Design RISC_V, start of the top module:
module RISC_V(clk, rst, mem_addr, mem_wdata, mem_we, mem_rdata);
clock: 4.55 ns
lec_check: 0
abc_area: 1
cap_margin: 20
core_margin: 2
core_utilization: 71
cts_cluster_diameter: 99
cts_cluster_size: 86
place_density: 0.4
setup_slack_margin: -0.37
slew_margin: 20
run.sh (not shown) runs the stock make flow with config.mk's settings and CLKGATE_MAP_FILE=.
The starting point died in clock tree synthesis, error DPL-0033.
Edit:
--- a/flow/config.mk
+++ b/flow/config.mk
@@ -11,5 +11,2 @@
-export CORE_UTILIZATION = 71
-export CTS_CLUSTER_DIAMETER = 99
-export CTS_CLUSTER_SIZE = 86
-export PLACE_DENSITY = 0.4
-export SETUP_SLACK_MARGIN = -0.37
+export CORE_UTILIZATION = 69
+export PLACE_DENSITY = 0.73
==> flow/constraint.sdc (replaced) <==
create_clock -name core_clock -period 6.8 [get_ports {clk}]
set_input_delay 1.3600 -clock core_clock [delete_from_list [all_inputs] [get_ports {clk}]]
set_output_delay 1.3600 -clock core_clock [all_outputs]
set_load 0.01 [all_outputs]
Result: This time the run finished clean. Synthesized area does not change. Die area rises by 2.8%. Synthesized cell count does not change.
Edit:
--- a/flow/config.mk
+++ b/flow/config.mk
@@ -11,2 +11,4 @@
-export CORE_UTILIZATION = 69
-export PLACE_DENSITY = 0.73
+export CORE_UTILIZATION = 68
+export CTS_CLUSTER_DIAMETER = 390
+export CTS_CLUSTER_SIZE = 98
+export PLACE_DENSITY = 0.43
==> flow/constraint.sdc (replaced) <==
create_clock -name core_clock -period 4.48 [get_ports {clk}]
set_input_delay 0.8960 -clock core_clock [delete_from_list [all_inputs] [get_ports {clk}]]
set_output_delay 0.8960 -clock core_clock [all_outputs]
set_load 0.01 [all_outputs]
Outcome:
- With this change the flow failed in global routing
- die size grows by about 1.4%
- area after synthesis does not change
- synthesized cell count is unchanged

* * *

RISC_V again, from the RTL that the note above started with.
Design RISC_V, start of the top module:
module RISC_V(clk, rst, mem_addr, mem_wdata, mem_we, mem_rdata);
clock: 4.83 ns
lec_check: 0
cap_margin: 20
cell_pad_in_sites_detail_placement: 1
cell_pad_in_sites_global_placement: 3
core_margin: 4
core_utilization: 25
cts_cluster_diameter: 364
gpl_timing_driven: 0
hold_slack_margin: -0.01
min_routing_layer: met2
slew_margin: 20
The first run ran to the end with violations: negative setup slack.
Next try:
- ABC_AREA: default -> 1
- CELL_PAD_IN_SITES_DETAIL_PLACEMENT: 1 -> default
- CELL_PAD_IN_SITES_GLOBAL_PLACEMENT: 3 -> default
- CORE_MARGIN: 4 -> 2
- CORE_UTILIZATION: 25 -> 72
- CTS_CLUSTER_DIAMETER: 364 -> 373
- CTS_CLUSTER_SIZE: default -> 98
- GPL_TIMING_DRIVEN: 0 -> default
- HOLD_SLACK_MARGIN: -0.01 -> default
- MIN_ROUTING_LAYER: met2 -> default
- clock period: 4.83 -> 4.96 ns (I/O delays scaled with it)
After rerunning: Now the flow failed in 5_1_grt. Area after synthesis increases by 1.9%. Die area shrinks by 65%. Synthesized cell count is higher by 68%.
Next try:
- ABC_AREA: 1 -> default
- CTS_CLUSTER_DIAMETER: 373 -> 397
- CTS_CLUSTER_SIZE: 98 -> 37
- HOLD_SLACK_MARGIN: default -> -0.08
- clock period: 4.96 -> 3.73 ns (I/O delays scaled with it)
Result: Now the flow did not get past 4_1_cts (DPL-0033). Die area came out lower slightly. Synthesized cell count goes down by well over a third. Area after synthesis drops slightly.
Next try:
- ABC_AREA: default -> 1
- CTS_CLUSTER_DIAMETER: 397 -> 371
- CTS_CLUSTER_SIZE: 37 -> 98
- HOLD_SLACK_MARGIN: -0.08 -> default
- PLACE_DENSITY: default -> 0.43
- clock period: 3.73 -> 4.48 ns (I/O delays scaled with it)
- The new run did not get past 5_1_grt
- die area climbs by 1.8%
- area after synthesis goes up by 1.9%
- synthesized cell count went up by 68%

* * *

Setup of violet:
Starting RTL as in the previous note.
Settings: LEC_CHECK=0, ABC_AREA=1, CAP_MARGIN=10, CORE_MARGIN=2, CORE_UTILIZATION=72, CTS_CLUSTER_DIAMETER=95, CTS_CLUSTER_SIZE=40, GPL_TIMING_DRIVEN=1, MAX_ROUTING_LAYER=met5, PLACE_DENSITY=0.6, SLEW_MARGIN=20, TNS_END_PERCENT=100; clock period 4.69 ns.
violet never completed; the flow aborted with a tool error in 5_1_grt.
--- input diff violet..onyx ---
# violet
export LEC_CHECK = 0
export ABC_AREA = 1
export CAP_MARGIN = 10
export CORE_MARGIN = 2
export CORE_UTILIZATION = 72
export CTS_CLUSTER_DIAMETER = 95
export CTS_CLUSTER_SIZE = 40
export GPL_TIMING_DRIVEN = 1
export MAX_ROUTING_LAYER = met5
export PLACE_DENSITY = 0.6
export SLEW_MARGIN = 20
export TNS_END_PERCENT = 100
create_clock -name core_clock -period 4.69 [get_ports {clk}]
# onyx
export LEC_CHECK = 0
export ABC_AREA = 1
export CAP_MARGIN = 0
export CORE_MARGIN = 2
export CORE_UTILIZATION = 68
export CTS_CLUSTER_DIAMETER = 93
export SLEW_MARGIN = 20
create_clock -name core_clock -period 5.17 [get_ports {clk}]
Results
[onyx] flow finished | final checks: failed | reasons: negative setup slack. Summary of onyx over violet: overall die height climbed 2.8%, synthesized cell count barely changed, cell area after synthesis barely changed, number of clock buffers inserted by TritonCTS climbed 14. Compare onyx and violet | core utilization at floorplan higher: violet. Total die size in onyx is 1200 um^2 higher than in violet.
Changes in garnet relative to onyx:
# onyx
export LEC_CHECK = 0
export ABC_AREA = 1
export CAP_MARGIN = 0
export CORE_MARGIN = 2
export CORE_UTILIZATION = 68
export CTS_CLUSTER_DIAMETER = 93
export SLEW_MARGIN = 20
create_clock -name core_clock -period 5.17 [get_ports {clk}]
# garnet
export LEC_CHECK = 0
export ABC_AREA = 1
export CAP_MARGIN = 20
export CORE_MARGIN = 2
export CORE_UTILIZATION = 71
export CTS_CLUSTER_DIAMETER = 99
export CTS_CLUSTER_SIZE = 31
export PLACE_DENSITY_LB_ADDON = 0.11
export SLEW_MARGIN = 20
create_clock -name core_clock -period 5.05 [get_ports {clk}]
==> results <==
Status: garnet FAILED at 5_1_grt (tool error). Diff onyx -> garnet: die area shows a reduction of 900 um^2; total CTS buffers shows a reduction of 13; placeable core region shows a reduction of 3.8%.
## Diff of input files: cedar against garnet
# garnet
export LEC_CHECK = 0
export ABC_AREA = 1
export CAP_MARGIN = 20
export CORE_MARGIN = 2
export CORE_UTILIZATION = 71
export CTS_CLUSTER_DIAMETER = 99
export CTS_CLUSTER_SIZE = 31
export PLACE_DENSITY_LB_ADDON = 0.11
export SLEW_MARGIN = 20
create_clock -name core_clock -period 5.05 [get_ports {clk}]
# cedar
export LEC_CHECK = 0
export CAP_MARGIN = 20
export CORE_MARGIN = 2
export CORE_UTILIZATION = 66
export SETUP_SLACK_MARGIN = -0.43
export SLEW_MARGIN = 20
create_clock -name core_clock -period 5.76 [get_ports {clk}]
## What came out
cedar -> stages 100% | layout checks FAIL | negative setup slack. Max total placed instance area across garnet and cedar: cedar. Of the two values seen for dominant kind of combinational cell, simple AND/OR/NAND/NOR gates was produced by garnet and multiplexers by cedar. The multiplexer share of the synthesized area of cedar is higher than that of garnet. For the area after synthesis, cedar came in about 1.8% lower than garnet did. Comparing garnet and cedar, the lower die outline area was measured on garnet. Diff garnet and cedar: initial core utilization higher in garnet.
Here is what was changed in the inputs of tundra compared with cedar.
# cedar
export LEC_CHECK = 0
export CAP_MARGIN = 20
export CORE_MARGIN = 2
export CORE_UTILIZATION = 66
export SETUP_SLACK_MARGIN = -0.43
export SLEW_MARGIN = 20
create_clock -name core_clock -period 5.76 [get_ports {clk}]
# tundra
export LEC_CHECK = 0
export CAP_MARGIN = 20
export CORE_MARGIN = 2
export CORE_UTILIZATION = 40
export SLEW_MARGIN = 20
create_clock -name core_clock -period 7.85 [get_ports {clk}]
tundra was carried through to the last stage, and its layout satisfied the timing, design-rule and antenna checks.
Leakage power sits lower in tundra than in cedar.
Data required time at the worst endpoint came out higher on tundra than on cedar.
Between tundra and cedar, the sequential standard cell area does not differ in any meaningful way.
[compare] base=cedar new=tundra: sequential power lost 26%, clock skew lost 0.027 ns, power lost about 32%, overall die height picked up an extra about 28%.
Here is what was changed in the inputs of zinc compared with tundra.
# tundra
export LEC_CHECK = 0
export CAP_MARGIN = 20
export CORE_MARGIN = 2
export CORE_UTILIZATION = 40
export SLEW_MARGIN = 20
create_clock -name core_clock -period 7.85 [get_ports {clk}]
# zinc
export LEC_CHECK = 0
export CAP_MARGIN = 20
export CORE_MARGIN = 2
export CORE_UTILIZATION = 72
export CTS_CLUSTER_SIZE = 37
export HOLD_SLACK_MARGIN = -0.08
export PLACE_DENSITY = 0.35
export SLEW_MARGIN = 20
create_clock -name core_clock -period 3.73 [get_ports {clk}]
## What came out
zinc did not finish: a tool error stopped it during 4_1_cts.
No stage failed in tundra, and the final checks on the layout all came back clean.
Diff zinc..tundra | register bit count reported by yosys | unchanged
Synthesized cell count came out exactly the same in zinc and tundra.
Diff tundra -> zinc: half-perimeter wire length after detailed placement went up about 28%, yosys-reported design area after synthesis ~0 delta.
On synthesized area, zinc tracks tundra almost exactly.
Higher pre-CTS setup slack among zinc and tundra: tundra
zinc ends up with a instance area after placement that is about 14% higher than in tundra.

* * *

Setup of JK:
RISC_V again, from the RTL that the note above started with.
Settings: LEC_CHECK=0, CAP_MARGIN=20, CELL_PAD_IN_SITES_DETAIL_PLACEMENT=0, CELL_PAD_IN_SITES_GLOBAL_PLACEMENT=3, CORE_ASPECT_RATIO=0.59, CORE_MARGIN=2, CORE_UTILIZATION=40, CTS_CLUSTER_DIAMETER=61, CTS_CLUSTER_SIZE=10, GPL_TIMING_DRIVEN=0, HOLD_SLACK_MARGIN=0.27, MAX_ROUTING_LAYER=met5, MIN_ROUTING_LAYER=met2, SETUP_SLACK_MARGIN=1.0, SLEW_MARGIN=40, TNS_END_PERCENT=25; clock period 8.0 ns.
> inputs changed (JK -> MS)
Settings: CELL_PAD_IN_SITES_DETAIL_PLACEMENT removed (was 0); CORE_UTILIZATION changed from 40 to 70; SETUP_SLACK_MARGIN removed (was 1.0); CORE_ASPECT_RATIO removed (was 0.59); MIN_ROUTING_LAYER removed (was met2); SLEW_MARGIN changed from 40 to 20; MAX_ROUTING_LAYER removed (was met5); TNS_END_PERCENT removed (was 25); CTS_CLUSTER_SIZE changed from 10 to 37; GPL_TIMING_DRIVEN removed (was 0); CTS_CLUSTER_DIAMETER removed (was 61); CELL_PAD_IN_SITES_GLOBAL_PLACEMENT removed (was 3); HOLD_SLACK_MARGIN changed from 0.27 to -0.08; the clock period (ns, I/O delays scaled along) changed from 8.0 to 3.73.
--- outcome ---
MS | ERROR | clock tree synthesis (4_1_cts). Looking at initial standard-cell utilization of the core across JK and MS, the one that comes out higher is MS. Of JK and MS, the lower row count belongs to MS. MS gives less area of the die than JK did. When MS is measured against JK, its horizontal die dimension turns out 41% lower.
Input-level comparison between AL and MS:
Settings: HOLD_SLACK_MARGIN no longer set, was -0.08; CORE_UTILIZATION now 38, was 70; CTS_CLUSTER_SIZE no longer set, was 37; the clock period (ns, I/O delays scaled along) now 7.85, was 3.73.
Findings:
Changes observed in AL relative to MS: fraction of the mapped netlist area in adder cells roughly the same; port buffer count roughly the same; proportion of synthesized flip-flops having asynchronous set or reset roughly the same; synthesized area roughly the same; placer congestion estimate lower.
Relative to MS, initial standard-cell utilization of the core decreased by 33 points in AL.
AL closes out successfully: all stages finished, all timing, DRC and antenna checks passed.
Post-synthesis net count came out exactly the same in AL and MS.
AL -> MS: post-synthesis mux area share flat
Setup changes, AL to TR
Settings: CORE_UTILIZATION now 15, was 38; the clock period (ns, I/O delays scaled along) now 11.0, was 7.85.
Findings:
- Delta (TR minus AL): relative contribution of the clock network to total power shrank by 2.1 points, met1 track demand over resource in global routing down 16 points.
- Each of the runs, namely AL and TR, reached the end of the flow and came out clean.
- TR ends up with a core utilization that is 25 points lower than in AL.
- Diff AL -> TR: die size picked up an extra 150%, count of clock-buffer cells in the layout picked up an extra 1.
Changes in PW relative to TR:
Settings: CORE_UTILIZATION: 15 -> 64; the clock period (ns, I/O delays scaled along): 11.0 -> 4.36.
- What ended PW was a tool error in global routing (5_1_grt); the run never finished.
- Diff TR -> PW: overall die width shows a reduction of about 50%; HPWL reported at the end of detailed placement rose by 7.5%; total instance count after detailed placement went down.

* * *

Starting RTL as in the previous note.
Settings: LEC_CHECK=0, ABC_AREA=1, CAP_MARGIN=10, CELL_PAD_IN_SITES_DETAIL_PLACEMENT=1, CORE_ASPECT_RATIO=1.06, CORE_MARGIN=4, CORE_UTILIZATION=72, CTS_CLUSTER_DIAMETER=393, CTS_CLUSTER_SIZE=70, GPL_ROUTABILITY_DRIVEN=0, GPL_TIMING_DRIVEN=1, HOLD_SLACK_MARGIN=0.3, MAX_ROUTING_LAYER=met4, MIN_ROUTING_LAYER=met1, PLACE_DENSITY_LB_ADDON=0.3, SLEW_MARGIN=0, TNS_END_PERCENT=55; clock period 9.51 ns.
The starting point died in detailed placement (3_5_place_dp) (DPL-0033).
Change:
==> flow/config.mk (replaced) <==
export PLATFORM = sky130hd
export DESIGN_NAME = RISC_V
export DESIGN_NICKNAME = RISC_V
export VERILOG_FILES = /design/flow/design.v
export SDC_FILE = /design/flow/constraint.sdc
export NUM_CORES = 4
export LEC_CHECK = 0
export ABC_AREA = 1
export CAP_MARGIN = 0
export CORE_MARGIN = 2
export CORE_UTILIZATION = 72
export CTS_CLUSTER_DIAMETER = 93
export CTS_CLUSTER_SIZE = 14
export PLACE_DENSITY_LB_ADDON = 0.28
export SLEW_MARGIN = 20
==> flow/constraint.sdc (replaced) <==
create_clock -name core_clock -period 5.17 [get_ports {clk}]
set_input_delay 1.0340 -clock core_clock [delete_from_list [all_inputs] [get_ports {clk}]]
set_output_delay 1.0340 -clock core_clock [all_outputs]
set_load 0.01 [all_outputs]
- This time the run did not get past global routing (5_1_grt), error GRT-0232
- die area goes down by about 5.3%
- area after synthesis stays the same
- synthesized cell count stays the same
Change:
--- a/flow/config.mk
+++ b/flow/config.mk
@@ -8,2 +8 @@
-export ABC_AREA = 1
-export CAP_MARGIN = 0
+export CAP_MARGIN = 20
@@ -11,4 +10 @@
-export CORE_UTILIZATION = 72
-export CTS_CLUSTER_DIAMETER = 93
-export CTS_CLUSTER_SIZE = 14
-export PLACE_DENSITY_LB_ADDON = 0.28
+export CORE_UTILIZATION = 56
==> flow/constraint.sdc (replaced) <==
create_clock -name core_clock -period 4.36 [get_ports {clk}]
set_input_delay 0.8720 -clock core_clock [delete_from_list [all_inputs] [get_ports {clk}]]
set_output_delay 0.8720 -clock core_clock [all_outputs]
set_load 0.01 [all_outputs]
What happened: Now the flow finished but fails on setup timing; die size grows by 25%; area after synthesis came out lower by 1.8%; synthesized cell count decreases by 40%.

* * *

RISC_V again, from the RTL that the note above started with.
## RISC_V
module RISC_V(clk, rst, mem_addr, mem_wdata, mem_we, mem_rdata);
    input clk, rst;
    input  [15:0] mem_rdata;  
    output [15:0] mem_addr;   
    output [15:0] mem_wdata;  
    output        mem_we;     
    wire [2:0] func3, ALUControl;
    wire[2:0] immSrc;
    wire zero, less_greater, PCSrc, memWrite, 
         regWrite, ALUSrc, PCWrite, adrSrc, IRWrite, funct7;
    wire [1:0] resultSrc, ALUSrcA, ALUSrcB, Branch_funct;
    wire [2:0] op; 
    RISC_V_Controller CU(
        .clk(clk), .rst(rst), .op(op), 
        .func3(func3), .immSrc(immSrc), .zero(zero), 
        .less_greater(less_greater), .PCWrite(PCWrite),
        .adrSrc(adrSrc), .memWrite(memWrite), 
        .IRWrite(IRWrite), .resultSrc(resultSrc), 
        .ALUControl(ALUControl), .ALUSrcA(ALUSrcA),
        .ALUSrcB(ALUSrcB), .regWrite(regWrite),
        .Branch_funct(Branch_funct)
    );
    RISC_V_Datapath DP(
        .clk(clk), .rst(rst), .less_greater(less_greater),
        .PCWrite(PCWrite), .adrSrc(adrSrc),
        .memWrite(memWrite), .IRWrite(IRWrite), 
        .resultSrc(resultSrc), .immSrc(immSrc), 
        .ALUControl(ALUControl), .op(op),
        .ALUSrcA(ALUSrcA), .func3(func3),
        .ALUSrcB(ALUSrcB), .zero(zero),
        .regWrite(regWrite), .Branch_funct(Branch_funct), .funct7(funct7),
        .mem_addr(mem_addr), .mem_wdata(mem_wdata), .mem_we(mem_we), .mem_rdata(mem_rdata)
    );
endmodule
clock: 4.2 ns
lec_check: 0
abc_area: 1
cap_margin: 20
core_margin: 2
core_utilization: 72
cts_cluster_diameter: 227
cts_cluster_size: 43
hold_slack_margin: 0.29
place_density_lb_addon: 0.02
setup_slack_margin: 1.24
slew_margin: 20
The starting point aborted during global routing.
Next try:
- CORE_ASPECT_RATIO: not set -> 1.45
- CTS_CLUSTER_DIAMETER: 227 -> 373
- CTS_CLUSTER_SIZE: 43 -> 98
- HOLD_SLACK_MARGIN: 0.29 -> not set
- PLACE_DENSITY_LB_ADDON: 0.02 -> not set
- SETUP_SLACK_MARGIN: 1.24 -> 0.68
- clock period: 4.2 -> 4.96 ns (I/O delays scaled with it)
Result: The changed run ended with an error in global routing on DPL-0038. Synthesized area is unchanged. Synthesized cell count stays the same. Die area is about the same.
Next try:
- ABC_AREA: 1 -> not set
- CORE_ASPECT_RATIO: 1.45 -> not set
- CORE_UTILIZATION: 72 -> 40
- CTS_CLUSTER_DIAMETER: 373 -> not set
- CTS_CLUSTER_SIZE: 98 -> not set
- SETUP_SLACK_MARGIN: 0.68 -> not set
- clock period: 4.96 -> 8.0 ns (I/O delays scaled with it)
With this change the flow completed with no timing, DRC or antenna violations.
Synthesized area drops by 1.8%.
Die size climbs by 74%.
Synthesized cell count drops by 40%.
Next try:
- CTS_CLUSTER_DIAMETER: not set -> 61
- GPL_TIMING_DRIVEN: not set -> 0
- HOLD_SLACK_MARGIN: not set -> 0.27
- MAX_ROUTING_LAYER: not set -> met4
- MIN_ROUTING_LAYER: not set -> met2
- SETUP_SLACK_MARGIN: not set -> 1.0
- TNS_END_PERCENT: not set -> 25
Outcome: The changed run passed the timing, design-rule and antenna checks; cell count went up by 4.6%; sequential power hardly moves; via count rises by 41%; power decreases by 0.86%; die area does not change; area after synthesis is unchanged.
Next try:
- CELL_PAD_IN_SITES_DETAIL_PLACEMENT: not set -> 0
- CELL_PAD_IN_SITES_GLOBAL_PLACEMENT: not set -> 3
- CORE_ASPECT_RATIO: not set -> 1.3
- CORE_UTILIZATION: 40 -> 58
- CTS_CLUSTER_SIZE: not set -> 10
- MAX_ROUTING_LAYER: met4 -> met5
- SLEW_MARGIN: 20 -> 40
What happened:
- Now the flow died in global placement without I/O, error GPL-0301
- synthesized cell count stays the same
- area after synthesis stays the same
- die area goes down by 30%
Power and IR drop assume default switching activity.
